## ALU_TOP
module ALU_TOP 
  #(parameter INDATA_WIDTH=16,
              Arithmatic_width=INDATA_WIDTH+INDATA_WIDTH,
              Logic_Width= INDATA_WIDTH,
              Shift_Width=INDATA_WIDTH,
              CMP_Width=3
  )
(
input wire [INDATA_WIDTH-1:0]           A,
input wire [INDATA_WIDTH-1:0]           B,
input wire [3:0]                        ALU_FUN,
input wire                              CLK,
input wire                              RST,
output wire [Arithmatic_width-1:0]      Arith_OUT,
output wire [Logic_Width-1:0]           Logic_OUT,
output wire [Shift_Width-1:0]           Shift_OUT,
output wire [CMP_Width-1:0]             CMP_OUT,
output wire                             Arith_FLAG,
output wire                             Carry_OUT,
output wire                             Logic_FLAG,
output wire                             Shift_FLAG,
output wire                             CMP_FLAG
);
clock: 13.9 ns
lec_check: 0
cap_margin: 20
core_margin: 2
core_utilization: 72
cts_cluster_diameter: 397
cts_cluster_size: 10
place_density: 0.4
setup_slack_margin: 4.12
slew_margin: 20
run.sh (not shown) runs the stock make flow with config.mk's settings and CLKGATE_MAP_FILE=.
The first run aborted during 3_5_place_dp, error DPL-0033.
Rerun with:
--- a/flow/config.mk
+++ b/flow/config.mk
@@ -10,5 +10 @@
-export CORE_UTILIZATION = 72
-export CTS_CLUSTER_DIAMETER = 397
-export CTS_CLUSTER_SIZE = 10
-export PLACE_DENSITY = 0.4
-export SETUP_SLACK_MARGIN = 4.12
+export CORE_UTILIZATION = 69
@@ -15,0 +12 @@
+export TNS_END_PERCENT = 5
==> flow/constraint.sdc (replaced) <==
create_clock -name core_clock -period 110.0 [get_ports {CLK}]
set_input_delay 22.0000 -clock core_clock [delete_from_list [all_inputs] [get_ports {CLK}]]
set_output_delay 22.0000 -clock core_clock [all_outputs]
set_load 0.01 [all_outputs]
With this change the flow went through all stages and came out clean.
Die size goes up by 4.3%.
Synthesized cell count does not change.
Synthesized area is unchanged.
Rerun with:
--- a/flow/config.mk
+++ b/flow/config.mk
@@ -10 +10 @@
-export CORE_UTILIZATION = 69
+export CORE_UTILIZATION = 40
@@ -12 +11,0 @@
-export TNS_END_PERCENT = 5
What happened: The new run completed without violations; sequential share of layout area stays flat; worst setup slack improved by 1.6 ns; utilization goes down by 33 points; cell count goes up by 8.5%; die area goes up by 71%; clock-buffer cell count does not change; critical path depth goes up by 1; routed wire length goes up by 1.6%; global-route usage goes down by 18 points.

---

Starting RTL as in the previous note.
clock: 69.6 ns
lec_check: 0
cap_margin: 25
core_margin: 2
core_utilization: 40
slew_margin: 20
The first run produced a layout that fails on negative setup slack.
Change:
- CAP_MARGIN: 25 -> 20
- CORE_UTILIZATION: 40 -> 66
- CTS_CLUSTER_DIAMETER: default -> 216
- clock period: 69.6 -> 75.2 ns (I/O delays scaled with it)
Outcome:
- With this change the flow died in clock tree synthesis
- die size goes down by 39%
- area after synthesis does not change
- synthesized cell count stays the same
Change:
- CORE_UTILIZATION: 66 -> 72
- CTS_CLUSTER_DIAMETER: 216 -> default
- CTS_CLUSTER_SIZE: default -> 10
- SETUP_SLACK_MARGIN: default -> 4.12
- clock period: 75.2 -> 13.9 ns (I/O delays scaled with it)
What happened: Now the flow stopped in detailed placement. Synthesized cell count does not change. Die area goes down by 8.2%. Synthesized area stays the same.
Change:
- CAP_MARGIN: 20 -> 0
- CTS_CLUSTER_SIZE: 10 -> default
- MAX_ROUTING_LAYER: default -> met4
- PLACE_DENSITY: default -> 0.63
- SETUP_SLACK_MARGIN: 4.12 -> default
- clock period: 13.9 -> 101.0 ns (I/O delays scaled with it)
Outcome: The new run finished but failed the layout checks on negative setup slack; area after synthesis is unchanged; die area is unchanged; synthesized cell count is unchanged.

---

Starting RTL as in the previous note.
export LEC_CHECK = 0
export ABC_AREA = 1
export CAP_MARGIN = 20
export CORE_MARGIN = 2
export CORE_UTILIZATION = 72
export CTS_CLUSTER_DIAMETER = 208
export PLACE_DENSITY_LB_ADDON = 0.22
export SETUP_SLACK_MARGIN = 3.13
export SLEW_MARGIN = 5
create_clock -name core_clock -period 51.6 [get_ports {CLK}]
The starting point stopped in detailed placement (DPL-0033).
Then changed:
- ABC_AREA: 1 -> unset
- CORE_UTILIZATION: 72 -> 21
- CTS_CLUSTER_DIAMETER: 208 -> unset
- PLACE_DENSITY_LB_ADDON: 0.22 -> unset
- SETUP_SLACK_MARGIN: 3.13 -> unset
- SLEW_MARGIN: 5 -> 20
- clock period: 51.6 -> 107.0 ns (I/O delays scaled with it)
The changed run went through all stages and came out clean.
Area after synthesis falls by a few percent.
Die size rises to 3.3 times its value.
Synthesized cell count falls by about a fifth.
Then changed:
- CORE_UTILIZATION: 21 -> 68
- CTS_CLUSTER_DIAMETER: unset -> 323
- TNS_END_PERCENT: unset -> 40
- clock period: 107.0 -> 110.0 ns (I/O delays scaled with it)
Effect: Hold slack is better by 400 ps. Worst setup slack is worse by 100 ps. Final cell count falls by 23%. Cell area falls by 8.8%.
Then changed:
- CELL_PAD_IN_SITES_DETAIL_PLACEMENT: unset -> 1
- CORE_ASPECT_RATIO: unset -> 1.16
- CORE_MARGIN: 2 -> 7
- CORE_UTILIZATION: 68 -> 40
- CTS_CLUSTER_DIAMETER: 323 -> unset
- CTS_CLUSTER_SIZE: unset -> 82
- GPL_ROUTABILITY_DRIVEN: unset -> 0
- PLACE_DENSITY_LB_ADDON: unset -> 0.15
- TNS_END_PERCENT: 40 -> 95
Setup slack improved by 130 ps; flip-flop count stays the same; synthesized cell count does not change; final area increases by 3.0%; via count decreases by 1.3%; final cell count increases by about 8%; die area increases by about 80%.
Then changed:
- MIN_ROUTING_LAYER: unset -> met2
- clock period: 110.0 -> 65.7 ns (I/O delays scaled with it)
Outcome: With this change the flow aborted during global routing with GRT-0116. Area after synthesis stays the same. Die size does not change. Synthesized cell count does not change.

---

Setup of run 1:
Starting RTL as in the previous note.
==> flow/config.mk <==
export PLATFORM = sky130hd
export DESIGN_NAME = ALU_TOP
export DESIGN_NICKNAME = ALU_TOP
export VERILOG_FILES = /design/flow/design.v
export SDC_FILE = /design/flow/constraint.sdc
export NUM_CORES = 4
export LEC_CHECK = 0
export CAP_MARGIN = 20
export CORE_MARGIN = 2
export CORE_UTILIZATION = 72
export CTS_CLUSTER_DIAMETER = 378
export CTS_CLUSTER_SIZE = 10
export PLACE_DENSITY_LB_ADDON = 0.09
export SETUP_SLACK_MARGIN = 4.12
export SLEW_MARGIN = 20
==> flow/constraint.sdc <==
create_clock -name core_clock -period 13.9 [get_ports {CLK}]
set_input_delay 2.7800 -clock core_clock [delete_from_list [all_inputs] [get_ports {CLK}]]
set_output_delay 2.7800 -clock core_clock [all_outputs]
set_load 0.01 [all_outputs]
Stage in which a tool error killed run 1: detailed placement.
Relative to run 1, the following input files were edited for run 2:
# run 1
export LEC_CHECK = 0
export CAP_MARGIN = 20
export CORE_MARGIN = 2
export CORE_UTILIZATION = 72
export CTS_CLUSTER_DIAMETER = 378
export CTS_CLUSTER_SIZE = 10
export PLACE_DENSITY_LB_ADDON = 0.09
export SETUP_SLACK_MARGIN = 4.12
export SLEW_MARGIN = 20
create_clock -name core_clock -period 13.9 [get_ports {CLK}]
# run 2
export LEC_CHECK = 0
export CAP_MARGIN = 20
export CORE_MARGIN = 2
export CORE_UTILIZATION = 58
export SLEW_MARGIN = 20
create_clock -name core_clock -period 86.3 [get_ports {CLK}]
- Run 2 ran in full, but the layout does not pass; the checks complain about capacitance limit, slew limit, setup timing.
- Reported for run 1 and run 2, area fraction in mux cells turned out identical to the last digit.
- NOTE placement row count run 1->run 2 increased by more than 10%
- Run 2 -> run 1: flip-flop and latch count after synthesis delta 0, exact match
- Delta (run 2 minus run 1): floorplan utilization moved down, horizontal die size moved up, routability congestion estimate from global placement moved down.
- In run 2 the vertical die dimension turned out about 11% higher than in run 1.
- Delta (run 2 minus run 1): standard cell core area picked up an extra 24%; overall chip area higher.
The inputs of run 3 differ from those of run 2 as listed below.
# run 2
export LEC_CHECK = 0
export CAP_MARGIN = 20
export CORE_MARGIN = 2
export CORE_UTILIZATION = 58
export SLEW_MARGIN = 20
create_clock -name core_clock -period 86.3 [get_ports {CLK}]
# run 3
export LEC_CHECK = 0
export CAP_MARGIN = 20
export CORE_MARGIN = 2
export CORE_UTILIZATION = 69
export CTS_CLUSTER_DIAMETER = 333
export SLEW_MARGIN = 20
export TNS_END_PERCENT = 5
create_clock -name core_clock -period 110.0 [get_ports {CLK}]
Results
- Run 3 | stages: all done | timing, DRC, antenna: all pass
- In the tables for run 3 and run 2, post-route clock period utilization reads higher with run 2.
- Via count, run 3 and run 2: smaller value in run 3
- Comparing run 3 and run 2, the higher wire length on met3 was measured on run 2.
- Run 2 has a higher global-route track usage on met3 than run 3.
- From run 2 to run 3 the numbers moved as follows: sum of routed wire segments on met1 decreased by 10000 um relative to the old numbers, post-synthesis cell area closely matched the old numbers.
Input-level comparison between run 4 and run 3:
# run 3
export LEC_CHECK = 0
export CAP_MARGIN = 20
export CORE_MARGIN = 2
export CORE_UTILIZATION = 69
export CTS_CLUSTER_DIAMETER = 333
export SLEW_MARGIN = 20
export TNS_END_PERCENT = 5
create_clock -name core_clock -period 110.0 [get_ports {CLK}]
# run 4
export LEC_CHECK = 0
export CAP_MARGIN = 20
export CELL_PAD_IN_SITES_GLOBAL_PLACEMENT = 1
export CORE_MARGIN = 2
export CORE_UTILIZATION = 58
export CTS_CLUSTER_DIAMETER = 64
export CTS_CLUSTER_SIZE = 99
export SETUP_SLACK_MARGIN = -2.0
export SLEW_MARGIN = 20
export TNS_END_PERCENT = 40
create_clock -name core_clock -period 110.0 [get_ports {CLK}]
==> comparison <==
Of the two values seen for timing startpoint of the critical path, B[14] was produced by run 4 and A[11] by run 3.
Run 4 vs. run 3: share of the core filled with cells decreased 14 points; hold slack went down.

---

build 19:
ALU_TOP again, from the RTL that the note above started with.
Design ALU_TOP, start of the top module:
module ALU_TOP 
  #(parameter INDATA_WIDTH=16,
              Arithmatic_width=INDATA_WIDTH+INDATA_WIDTH,
              Logic_Width= INDATA_WIDTH,
              Shift_Width=INDATA_WIDTH,
              CMP_Width=3
  )
(
input wire [INDATA_WIDTH-1:0]           A,
input wire [INDATA_WIDTH-1:0]           B,
input wire [3:0]                        ALU_FUN,
input wire                              CLK,
input wire                              RST,
output wire [Arithmatic_width-1:0]      Arith_OUT,
output wire [Logic_Width-1:0]           Logic_OUT,
output wire [Shift_Width-1:0]           Shift_OUT,
output wire [CMP_Width-1:0]             CMP_OUT,
output wire                             Arith_FLAG,
output wire                             Carry_OUT,
output wire                             Logic_FLAG,
output wire                             Shift_FLAG,
output wire                             CMP_FLAG
);
wire                  Arith_enable ;
wire                  Logic_enable ;
wire                  Shift_enable ;
wire                  CMP_enable ;
Decoder mapping_Decoder(
.IN(ALU_FUN[3:2]),
.OUT({Shift_enable,CMP_enable,Logic_enable,Arith_enable})
);
ARITHMATIC_UNIT #(.IN_DATA_WIDTH(INDATA_WIDTH),.OUT_DATA_WIDTH(Arithmatic_width))mapping_Arith
(
.A(A),
.B(B),
.ALU_FUN(ALU_FUN[1:0]),
.Clk(CLK),
.RST(RST),
.Arithmaitc_Enable(Arith_enable),
.Arith_out(Arith_OUT),
.Arith_Flag(Arith_FLAG),
.Carry_out(Carry_OUT)
);
LOGIC_UNIT #(.IN_DATA_WIDTH(INDATA_WIDTH),.OUT_DATA_WIDTH(Logic_Width))mapping_Logic
(
.A(A),
.B(B),
.ALU_FUN(ALU_FUN[1:0]),
.Clk(CLK),
.RST(RST),
.LOGIC_Enable(Logic_enable),
.LOGICAL_out(Logic_OUT),
.LOGICAL_Flag(Logic_FLAG)
);
SHIFT_UNIT  #(.IN_DATA_WIDTH(INDATA_WIDTH),.OUT_DATA_WIDTH(Shift_Width))mapping_Shift
(
.A(A),
.B(B),
.ALU_FUN(ALU_FUN[1:0]),
.Clk(CLK),
.RST(RST),
.SHIFT_Enable(Shift_enable),
.SHIFT_OUT(Shift_OUT),
.SHIFT_FLAG(Shift_FLAG)
);
CMP_UNIT #(.IN_DATA_WIDTH(INDATA_WIDTH),.OUT_DATA_WIDTH(CMP_Width))mapping_Cmp
(
.A(A),
.B(B),
.ALU_FUN(ALU_FUN[1:0]),
.Clk(CLK),
.RST(RST),
.CMP_Enable(CMP_enable),
.CMP_out(CMP_OUT),
.CMP_Flag(CMP_FLAG)
);
endmodule
clock: 110.0 ns
lec_check: 0
cap_margin: 20
core_margin: 2
core_utilization: 58
cts_cluster_size: 99
setup_slack_margin: -2.0
slew_margin: 20
tns_end_percent: 40
#### Input delta (build 71 over build 19)
- setting GPL_ROUTABILITY_DRIVEN to 0 for the first time
- changing CTS_CLUSTER_SIZE from 99 to 16
- changing CORE_UTILIZATION from 58 to 49
- removing TNS_END_PERCENT (formerly 40)
Notes after the runs:
- Summary of build 71 over build 19: cell area shows an increase of about 1.7%; relative area of non-clock buffer cells in the final design climbed 0.75 points.
- Post-placement cell area ends up lower on build 19.
- Total global routing track utilization for build 71 is lower than for build 19.
- In build 71 the count of antenna diodes in the layout turned out 1 lower than in build 19.
- Build 71: worst setup slack after layout higher than build 19
- In the flow results for build 19 and build 71, the final wirelength is larger on build 71.
- The non-clock buffer count number comes out higher for build 71 vs build 19.
### build 71 -> build 40
- a deleted CTS_CLUSTER_SIZE that had been 16
- a change of CORE_UTILIZATION from 49 to 69
Notes after the runs:
Build 40 against build 71: share of the clock period used by the worst path went up by 0.62 points, global-route track usage on met1 picked up an extra 12 points, fmax fell by 0.000059 GHz, worst hold slack rose by 0.31 ns. Between build 40 and build 71, it is build 40 whose cell count is lower, by 263. [compare] base=build 71 new=build 40: number of stages on the worst setup path increased 2; worst setup slack decreased 0.68 ns. Detailed route, build 40 vs build 71: via total higher for build 40. Per the comparison of build 40 with build 71, placeable core region now smaller; area overhead of the layout relative to synthesis lower.

---

ALU_TOP again, from the RTL that the note above started with.
Design ALU_TOP, start of the top module:
module ALU_TOP 
  #(parameter INDATA_WIDTH=16,
              Arithmatic_width=INDATA_WIDTH+INDATA_WIDTH,
              Logic_Width= INDATA_WIDTH,
              Shift_Width=INDATA_WIDTH,
              CMP_Width=3
  )
(
input wire [INDATA_WIDTH-1:0]           A,
input wire [INDATA_WIDTH-1:0]           B,
input wire [3:0]                        ALU_FUN,
input wire                              CLK,
input wire                              RST,
output wire [Arithmatic_width-1:0]      Arith_OUT,
output wire [Logic_Width-1:0]           Logic_OUT,
output wire [Shift_Width-1:0]           Shift_OUT,
output wire [CMP_Width-1:0]             CMP_OUT,
output wire                             Arith_FLAG,
output wire                             Carry_OUT,
output wire                             Logic_FLAG,
output wire                             Shift_FLAG,
output wire                             CMP_FLAG
);
clock: 13.9 ns
lec_check: 0
cap_margin: 20
core_margin: 2
core_utilization: 72
setup_slack_margin: 0.32
slew_margin: 20
The baseline failed in detailed placement.
Next try:
CORE_UTILIZATION = 24   (was 72)
SETUP_SLACK_MARGIN = unset   (was 0.32)
TNS_END_PERCENT = 40   (was unset)
clock period = 110.0 ns   (was 13.9 ns; I/O delays follow)
Effect:
- The new run produced a clean layout
- synthesized cell count does not change
- die area came out higher to 3.0 times its value
- area after synthesis stays the same
Next try:
ABC_AREA = 1   (was unset)
CTS_CLUSTER_DIAMETER = 329   (was unset)
CTS_CLUSTER_SIZE = 99   (was unset)
Critical path depth grows by 227.
Cell count grows by 13%.
Setup slack improved by 3.5 ns.
Design area shrinks by 1.5%.
Die size grows by 3.6%.
Next try:
ABC_AREA = unset   (was 1)
CORE_ASPECT_RATIO = 0.5   (was unset)
CORE_UTILIZATION = 59   (was 24)
CTS_CLUSTER_DIAMETER = unset   (was 329)
CTS_CLUSTER_SIZE = unset   (was 99)
SETUP_SLACK_MARGIN = -2.0   (was unset)
=> The new run completed with no timing, DRC or antenna violations; first-iteration DRC count went up by 50%; area after synthesis went down by 3.5%; setup slack is worse by 5.9 ns; critical path depth went down by 216; utilization went up by 40 points; non-clock buffer count went up by 90; wire length went up by 6.8%; design area went down by 4.3%.
Next try:
CORE_UTILIZATION = 58   (was 59)
CTS_CLUSTER_SIZE = 99   (was unset)
GPL_ROUTABILITY_DRIVEN = 0   (was unset)
Result: The new run ran to the end with no violations. Via count stays flat. Synthesized area is unchanged. Non-clock buffer count rose by 26. Wire length rose by 0.55%. Global-route usage fell by 0.30 points. Utilization fell by 0.86 points. Cell count rose by 0.66%. Clock-buffer cell count rose by 2. Final area rose by 1.1%. Die size rose by 1.7%.
Next try:
CELL_PAD_IN_SITES_DETAIL_PLACEMENT = 1   (was unset)
CORE_ASPECT_RATIO = unset   (was 0.5)
CORE_UTILIZATION = 40   (was 58)
CTS_CLUSTER_SIZE = unset   (was 99)
GPL_ROUTABILITY_DRIVEN = unset   (was 0)
HOLD_SLACK_MARGIN = 0.29   (was unset)
SETUP_SLACK_MARGIN = unset   (was -2.0)
TNS_END_PERCENT = unset   (was 40)
=> Cell area rose by 5.0%; wire length went up by about 18%; global-route usage goes down by 8.8 points.
